Design ICMS, start of the top module:
module ICMS(
    input CLK,
    input RST,
    input radar_echo,
    input scan_for_target,
    input [31:0] jet_speed,
    input [31:0] max_safe_distance,
    input [5:0] wind,
    input thunderstorm,
    input [1:0] visibility,
    input signed [7:0] temperature,
    output radar_pulse_trigger,
    output [31:0] distance_to_target,
    output safe_to_engage,
    output threat_detected,
    output emergency_landing_alert,
    output [1:0] ECSU_state,  
    output [1:0] ARTAU_state
);
clock: 16.1 ns
lec_check: 0
abc_area: 1
cap_margin: 20
core_margin: 2
core_utilization: 71
cts_cluster_diameter: 236
cts_cluster_size: 33
hold_slack_margin: -0.1
place_density: 0.37
setup_slack_margin: 4.78
slew_margin: 20
run.sh (not shown) runs the stock make flow with config.mk's settings and CLKGATE_MAP_FILE=.
The first run did not get past global routing (5_1_grt) on GRT-0116.
==> next run, changes <==
ABC_AREA = not set   (was 1)
CTS_CLUSTER_DIAMETER = not set   (was 236)
CTS_CLUSTER_SIZE = not set   (was 33)
HOLD_SLACK_MARGIN = not set   (was -0.1)
PLACE_DENSITY = not set   (was 0.37)
SETUP_SLACK_MARGIN = not set   (was 4.78)
clock period = 29.0 ns   (was 16.1 ns; I/O delays follow)
The new run finished clean.
Synthesized cell count went down by 10%.
Synthesized area rises by about 4%.
Die area grows by 4.1%.
==> next run, changes <==
CORE_UTILIZATION = 40   (was 71)
clock period = 30.0 ns   (was 29.0 ns; I/O delays follow)
Result:
- worst setup slack gets better by 0.77 ns
- core utilization falls by 36 points
- critical path depth rises by 5
- synthesized area stays the same
- final area falls by 0.35%
- die area rises by 76%


Setup of job 5091:
The RTL this note starts from:
==> flow/design.v <==
`timescale 1us / 1ps
module ARTAU(
    input radar_echo,
    input scan_for_target,
    input [31:0] jet_speed,
    input [31:0] max_safe_distance,
    input RST,
    input CLK,
    output reg radar_pulse_trigger,
    output reg [31:0] distance_to_target,
    output reg threat_detected,
    output reg [1:0] ARTAU_state
);
reg [31:0] distance1;   
reg [31:0] distance2;   
reg [11:0] elapsed_time;   
reg have_prev;          
parameter c0 = 300000000;   
parameter radar_pulse_duration = 300;   
parameter max_listen_time = 2000;   
parameter assess_timeout = 3000;   
wire [40:0] echo_product = c0 * elapsed_time;
wire [40:0] echo_distance = echo_product / 2000;
wire [11:0] elapsed_ms = elapsed_time / 1000;
wire [44:0] predicted_distance = distance2 + jet_speed * elapsed_ms;
always @(posedge CLK or posedge RST) begin
    if (RST) begin
        ARTAU_state <= 2'b00;   
        radar_pulse_trigger <= 0;
        distance_to_target <= 0;
        threat_detected <= 0;
        distance1 <= 0;
        elapsed_time <= 0;
        have_prev <= 0;
    end else begin
        case (ARTAU_state)
            2'b00:   
                if (scan_for_target) begin
                    radar_pulse_trigger <= 1;
                    ARTAU_state <= 2'b01;   
                end
            2'b01:   
                if (elapsed_time < radar_pulse_duration) begin
                    radar_pulse_trigger <= 1;
                    elapsed_time <= elapsed_time + 100;   
                end else begin
                    radar_pulse_trigger <= 0;
                    elapsed_time <= 0;
                    ARTAU_state <= 2'b10;   
                end
            2'b10:   
                if (elapsed_time < max_listen_time) begin
                    if (radar_echo) begin
                        distance1 <= distance2;
                        distance2 <= echo_distance[31:0];
                        elapsed_time <= 0;
                        if (have_prev) begin
                            ARTAU_state <= 2'b11;   
                        end else begin
                            have_prev <= 1;
                            radar_pulse_trigger <= 1;
                            ARTAU_state <= 2'b01;   
                        end
                    end else begin
                        elapsed_time <= elapsed_time + 100;
                    end
                end else begin
                    ARTAU_state <= 2'b00;
                    radar_pulse_trigger <= 0;
                    distance_to_target <= 0;
                    threat_detected <= 0;
                    elapsed_time <= 0;
                    have_prev <= 0;
                end
            2'b11:   
                if (elapsed_time < assess_timeout) begin
                    distance_to_target <= distance2;
                    threat_detected <= (predicted_distance < distance1) && distance2 < max_safe_distance;
                    if (scan_for_target) begin
                        radar_pulse_trigger <= 1;
                        elapsed_time <= 0;
                        ARTAU_state <= 2'b01;   
                    end else begin
                        elapsed_time <= elapsed_time + 100;
                    end
                end else begin
                    ARTAU_state <= 2'b00;
                    radar_pulse_trigger <= 0;
                    distance_to_target <= 0;
                    threat_detected <= 0;
                    elapsed_time <= 0;
                    have_prev <= 0;
                end
        endcase
    end
end
endmodule
module ECSU(
    input CLK,
    input RST,
    input thunderstorm,
    input [5:0] wind,
    input [1:0] visibility,
    input signed [7:0] temperature,
    output reg severe_weather,
    output reg emergency_landing_alert,
    output reg [1:0] ECSU_state
);
    parameter ALL_CLEAR = 2'b00;
    parameter CAUTION = 2'b01;
    parameter HIGH_ALERT = 2'b10;
    parameter EMERGENCY = 2'b11;
    reg [1:0] current_state, next_state;
    always @(posedge CLK or posedge RST) begin
        if (RST) begin
            current_state <= ALL_CLEAR;
        end else begin
            current_state <= next_state;
        end
    end
    always @(*) begin
        severe_weather = (current_state == HIGH_ALERT) || (current_state == EMERGENCY);
        emergency_landing_alert = (current_state == EMERGENCY);
        ECSU_state = current_state;
    end
    always @(*) begin
        next_state = current_state;
        case (current_state)
            ALL_CLEAR: begin
                if (wind >= 11 && wind <= 15)  
                    next_state = CAUTION;
                else if (visibility == 2'b01)  
                    next_state = CAUTION;
                else if (thunderstorm || wind > 15 || temperature > 35 || temperature < -35 || visibility == 2'b11) begin
                    next_state = HIGH_ALERT;
                end
            end
            CAUTION: begin
                if (wind <= 10 && visibility == 2'b00)  
                    next_state = ALL_CLEAR;
                else if (thunderstorm || wind > 15 || temperature > 35 || temperature < -35 || visibility == 2'b11) begin
                    next_state = HIGH_ALERT;
                end
            end
            HIGH_ALERT: begin
                if (temperature < -40 || temperature > 40 || wind > 20) begin
                    next_state = EMERGENCY;
                end else if (!thunderstorm && wind <= 10 && temperature >= -35 && temperature <= 35 && visibility != 2'b11) begin
                    next_state = CAUTION;
                end
            end
            EMERGENCY: begin
            end
        endcase
    end
endmodule
`timescale 1us / 1ps
module ICMS(
    input CLK,
    input RST,
    input radar_echo,
    input scan_for_target,
    input [31:0] jet_speed,
    input [31:0] max_safe_distance,
    input [5:0] wind,
    input thunderstorm,
    input [1:0] visibility,
    input signed [7:0] temperature,
    output radar_pulse_trigger,
    output [31:0] distance_to_target,
    output safe_to_engage,
    output threat_detected,
    output emergency_landing_alert,
    output [1:0] ECSU_state,  
    output [1:0] ARTAU_state
);
   wire severe_weather;
   ARTAU artau_inst (
       .radar_echo(radar_echo),
       .scan_for_target(scan_for_target),
       .jet_speed(jet_speed),
       .max_safe_distance(max_safe_distance),
       .RST(RST),
       .CLK(CLK),
       .radar_pulse_trigger(radar_pulse_trigger),
       .distance_to_target(distance_to_target),
       .threat_detected(threat_detected),
       .ARTAU_state(ARTAU_state)
   );
   ECSU ecsu_inst (
       .CLK(CLK),
       .RST(RST),
       .thunderstorm(thunderstorm),
       .wind(wind),
       .visibility(visibility),
       .temperature(temperature),
       .severe_weather(severe_weather),
       .emergency_landing_alert(emergency_landing_alert),
       .ECSU_state(ECSU_state)
   );
   assign safe_to_engage = (threat_detected) && (!severe_weather);
endmodule
Settings: LEC_CHECK=0, CAP_MARGIN=20, CELL_PAD_IN_SITES_GLOBAL_PLACEMENT=0, CORE_ASPECT_RATIO=1.13, CORE_MARGIN=9, CORE_UTILIZATION=43, CTS_CLUSTER_DIAMETER=171, CTS_CLUSTER_SIZE=73, GPL_ROUTABILITY_DRIVEN=0, GPL_TIMING_DRIVEN=0, HOLD_SLACK_MARGIN=0.04, MAX_ROUTING_LAYER=met4, SETUP_SLACK_MARGIN=-2.0, SLEW_MARGIN=5; clock period 30.0 ns.
Nothing crashed in job 5091 and all stages finished; the problem is that the final layout failed, the offending checks being setup timing.
The following lists how job 4538 was set up differently from job 5091:
- CORE_MARGIN changed from 9 to 2
- CTS_CLUSTER_DIAMETER removed (was 171)
- CTS_CLUSTER_SIZE removed (was 73)
- GPL_ROUTABILITY_DRIVEN removed (was 0)
- MAX_ROUTING_LAYER removed (was met4)
- SETUP_SLACK_MARGIN removed (was -2.0)
- CORE_ASPECT_RATIO removed (was 1.13)
- HOLD_SLACK_MARGIN changed from 0.04 to -0.05
- CORE_UTILIZATION changed from 43 to 40
- CELL_PAD_IN_SITES_GLOBAL_PLACEMENT changed from 0 to 1
- SLEW_MARGIN changed from 5 to 20
- GPL_TIMING_DRIVEN removed (was 0)
==> results <==
- Job 4538 vs job 5091 on via count: job 4538 is the lower one.
- In the flow results for job 4538 and job 5091, the met3 layer wire length in the routed design is smaller on job 4538.
- Compared with job 5091, job 4538 shows global-route wire length before repair higher by 3.4%.
- In job 4538, the final cell count came out 0.57% above the value in job 5091.
- The final reports for job 4538 and job 5091 show number of antenna diodes higher in the former.
- Job 4538 closes out successfully: all stages finished, all timing, DRC and antenna checks passed.
- Area added between synthesis and finish, job 4538 and job 5091: higher on job 4538
- Via count of the first global-routing pass was higher in the run labelled job 5091.
Modified inputs, job 5637 compared to job 4538
- SETUP_SLACK_MARGIN now 4.19, previously not set
- CELL_PAD_IN_SITES_GLOBAL_PLACEMENT now 3, was 1
- GPL_ROUTABILITY_DRIVEN now 0, previously not set
- CORE_ASPECT_RATIO now 1.54, previously not set
- CTS_CLUSTER_DIAMETER now 171, previously not set
## What came out
Job 5637: all stages complete, timing, DRC and antenna checks passed
Job 5637 and job 4538 ended up with nearly the same die area.
The portion of the layout cell area used by non-clock buffers of job 5637 is higher than that of job 4538.
Re design area: job 5637 is 14% up on job 4538.
diff inputs: job 5637 => job 2055
- a deleted HOLD_SLACK_MARGIN that had been -0.05
- a change of CORE_ASPECT_RATIO from 1.54 to 0.5
- a change of CELL_PAD_IN_SITES_GLOBAL_PLACEMENT from 3 to 1
- an added ABC_AREA of 0
- an added TNS_END_PERCENT of 10
- a change of SETUP_SLACK_MARGIN from 4.19 to -2.0
- an added CTS_CLUSTER_SIZE of 99
- a change of CTS_CLUSTER_DIAMETER from 171 to 193
- a change of CORE_UTILIZATION from 40 to 63
- Job 2055 -> stages 100% | layout checks FAIL | setup timing
- Largest net degree at the start of global routing ends up higher on job 5637.
- Job 2055 vs job 5637: overall die area down
- NOTE tally of filler cells in the layout job 5637->job 2055 decreased by more than a quarter
- Job 5637 has a higher met2 wire length than job 2055.
- The routed length per placed instance in job 2055 was lower than what job 5637 gave.
- In terms of chip area in the Yosys report, job 2055 and job 5637 differ only marginally.
- Between job 2055 and job 5637, synthesis-to-layout area growth is lower for job 2055, job 5637 comes in above that.
- Job 2055: area of all placed cells without fillers is 15% lower than what job 5637 reported.
- Clock latency on the worst-skew pair: job 2055 vs job 5637, no meaningful difference
## Diff of input files: job 4789 against job 2055
- CTS_CLUSTER_SIZE no longer set, was 99
- SETUP_SLACK_MARGIN no longer set, was -2.0
- ABC_AREA no longer set, was 0
- CORE_ASPECT_RATIO no longer set, was 0.5
- CTS_CLUSTER_DIAMETER no longer set, was 193
- CELL_PAD_IN_SITES_GLOBAL_PLACEMENT no longer set, was 1
- CORE_UTILIZATION now 40, was 63
- GPL_ROUTABILITY_DRIVEN no longer set, was 0
- TNS_END_PERCENT no longer set, was 10
- the clock period (ns, I/O delays scaled along) now 29.0, was 30.0
--- outcome ---
Job 4789: done, clean on timing, DRC and antenna
Job 4789 against job 2055: final standard cell area without fillers increased by 0.0016 mm² relative to the old numbers, setup-violating endpoint count in the final report decreased by 2 relative to the old numbers, net count reported at finish increased by 112 relative to the old numbers, clock skew decreased by 0.0041 ns relative to the old numbers.
Here is what was changed in the inputs of job 7592 compared with job 4789.
- an added CTS_CLUSTER_SIZE of 33
- a change of CORE_UTILIZATION from 40 to 71
- a change of the clock period (ns, I/O delays scaled along) from 29.0 to 25.8
## What came out
[job 7592] flow finished | final checks: failed | reasons: setup timing
As far as clock edge transition at the registers on the reported setup and hold paths is concerned, job 4789 and job 7592 perform about the same.
From job 4789 to job 7592 the numbers moved as follows: cell area rose about 12%, clock-buffer cell count fell 1.
